Setup of red:
Design hopselection, start of the top module:
module hopselection(
clk_6M, rstz, p_033us,
regi_isMaster,
ps_pagerespTO,
fk_page,
scancase,
m_half_tslot_p,
connsnewslave, connsnewmaster,
txbit_period, rxbit_period,
fkset_p,   
psackfhs, pagetxfhs, pagetmp, pagerxackfhs ,
corre_threshold,
psrxfhs_succ_p,
psrxfhs,
pstxid,
m_tslot_p, ms_tslot_p,
ps_N_incr_p,
pageAB_2Npage_count, 
Atrain,
regi_interlace_offset, regi_page_k_nudge,
regi_AFH_mode,
regi_AFH_N, regi_AFH_channel_map,
ps, gips, is, giis, page, inquiry, mpr, spr, ir, conns,
prs_clock_frozen, prm_clock_frozen,
CLK, CLKE, CLKN, BD_ADDR,
counter_isFHS,
fk,
fk_chg_p, fk_chg_p_ff,
fk_pstxid
);
Settings: LEC_CHECK=0, CAP_MARGIN=20, CORE_MARGIN=2, CORE_UTILIZATION=70, CTS_CLUSTER_DIAMETER=234, CTS_CLUSTER_SIZE=36, MAX_ROUTING_LAYER=met4, PLACE_DENSITY=0.65, SLEW_MARGIN=20, TNS_END_PERCENT=5; clock period 16.3 ns.
run.sh (not shown) runs the stock make flow with config.mk's settings and CLKGATE_MAP_FILE=.
The layout from red, despite a flow that completed every stage, fails the layout checks, with the failing checks listed as setup timing.
--- input diff red..blue ---
--- a/flow/config.mk
+++ b/flow/config.mk
@@ -9,8 +9,4 @@
 export CORE_MARGIN = 2
-export CORE_UTILIZATION = 70
-export CTS_CLUSTER_DIAMETER = 234
-export CTS_CLUSTER_SIZE = 36
-export MAX_ROUTING_LAYER = met4
-export PLACE_DENSITY = 0.65
+export CORE_UTILIZATION = 40
+export PLACE_DENSITY = 0.6
 export SLEW_MARGIN = 20
-export TNS_END_PERCENT = 5
==> flow/constraint.sdc <==
create_clock -name core_clock -period 23.1 [get_ports {clk_6M}]
set_input_delay 4.6200 -clock core_clock [delete_from_list [all_inputs] [get_ports {clk_6M}]]
set_output_delay 4.6200 -clock core_clock [all_outputs]
set_load 0.01 [all_outputs]
[summary]
blue completed end to end with timing, DRC and antenna clean. Diff blue..red | area of the synthesized netlist per yosys stat | unchanged. More vias were needed by red than by blue. In blue, the clock network fraction of total power came out 4.1 points above the value in red. Required time at the worst-slack endpoint sits higher in blue than in red.
#### Input delta (green over blue)
--- a/flow/config.mk
+++ b/flow/config.mk
@@ -9,4 +9,4 @@
 export CORE_MARGIN = 2
-export CORE_UTILIZATION = 40
-export PLACE_DENSITY = 0.6
+export CORE_UTILIZATION = 69
+export CTS_CLUSTER_SIZE = 14
 export SLEW_MARGIN = 20
==> flow/constraint.sdc <==
create_clock -name core_clock -period 13.9 [get_ports {clk_6M}]
set_input_delay 2.7800 -clock core_clock [delete_from_list [all_inputs] [get_ports {clk_6M}]]
set_output_delay 2.7800 -clock core_clock [all_outputs]
set_load 0.01 [all_outputs]
Results
green failed in 5_1_grt with GRT-0232. Area enclosed by the die boundary is higher on blue. Buffers inserted during post-CTS setup optimization on green is up relative to blue. Compared with blue, in green number of placement rows went down by about 24%; overall die width went down by about 23%; count of boundary I/O pins was more or less identical; core area went down by 42%.
#### Input delta (orange over green)
--- a/flow/config.mk
+++ b/flow/config.mk
@@ -7,2 +7,3 @@
 export LEC_CHECK = 0
+export ABC_AREA = 1
 export CAP_MARGIN = 20
@@ -10,3 +11,5 @@
 export CORE_UTILIZATION = 69
-export CTS_CLUSTER_SIZE = 14
+export CTS_CLUSTER_DIAMETER = 260
+export CTS_CLUSTER_SIZE = 98
+export PLACE_DENSITY = 0.38
 export SLEW_MARGIN = 20
==> flow/constraint.sdc <==
create_clock -name core_clock -period 14.6 [get_ports {clk_6M}]
set_input_delay 2.9200 -clock core_clock [delete_from_list [all_inputs] [get_ports {clk_6M}]]
set_output_delay 2.9200 -clock core_clock [all_outputs]
set_load 0.01 [all_outputs]
Findings:
5_1_grt: orange exited with error. Diff green -> orange: die area fell about 1.8%; synthesized netlist net count rose 23%; total core area fell about 2.6%; minimum setup slack after placement rose 1.48 ns. Looking only at summed standard-cell area reported by yosys, and setting everything else aside, the higher value of green and orange goes to green. In the metrics for green and orange, the one carrying the higher weighted congestion at the end of routability-driven global placement is orange.
No activity file was given, so power comes from the tool's default toggle rates.
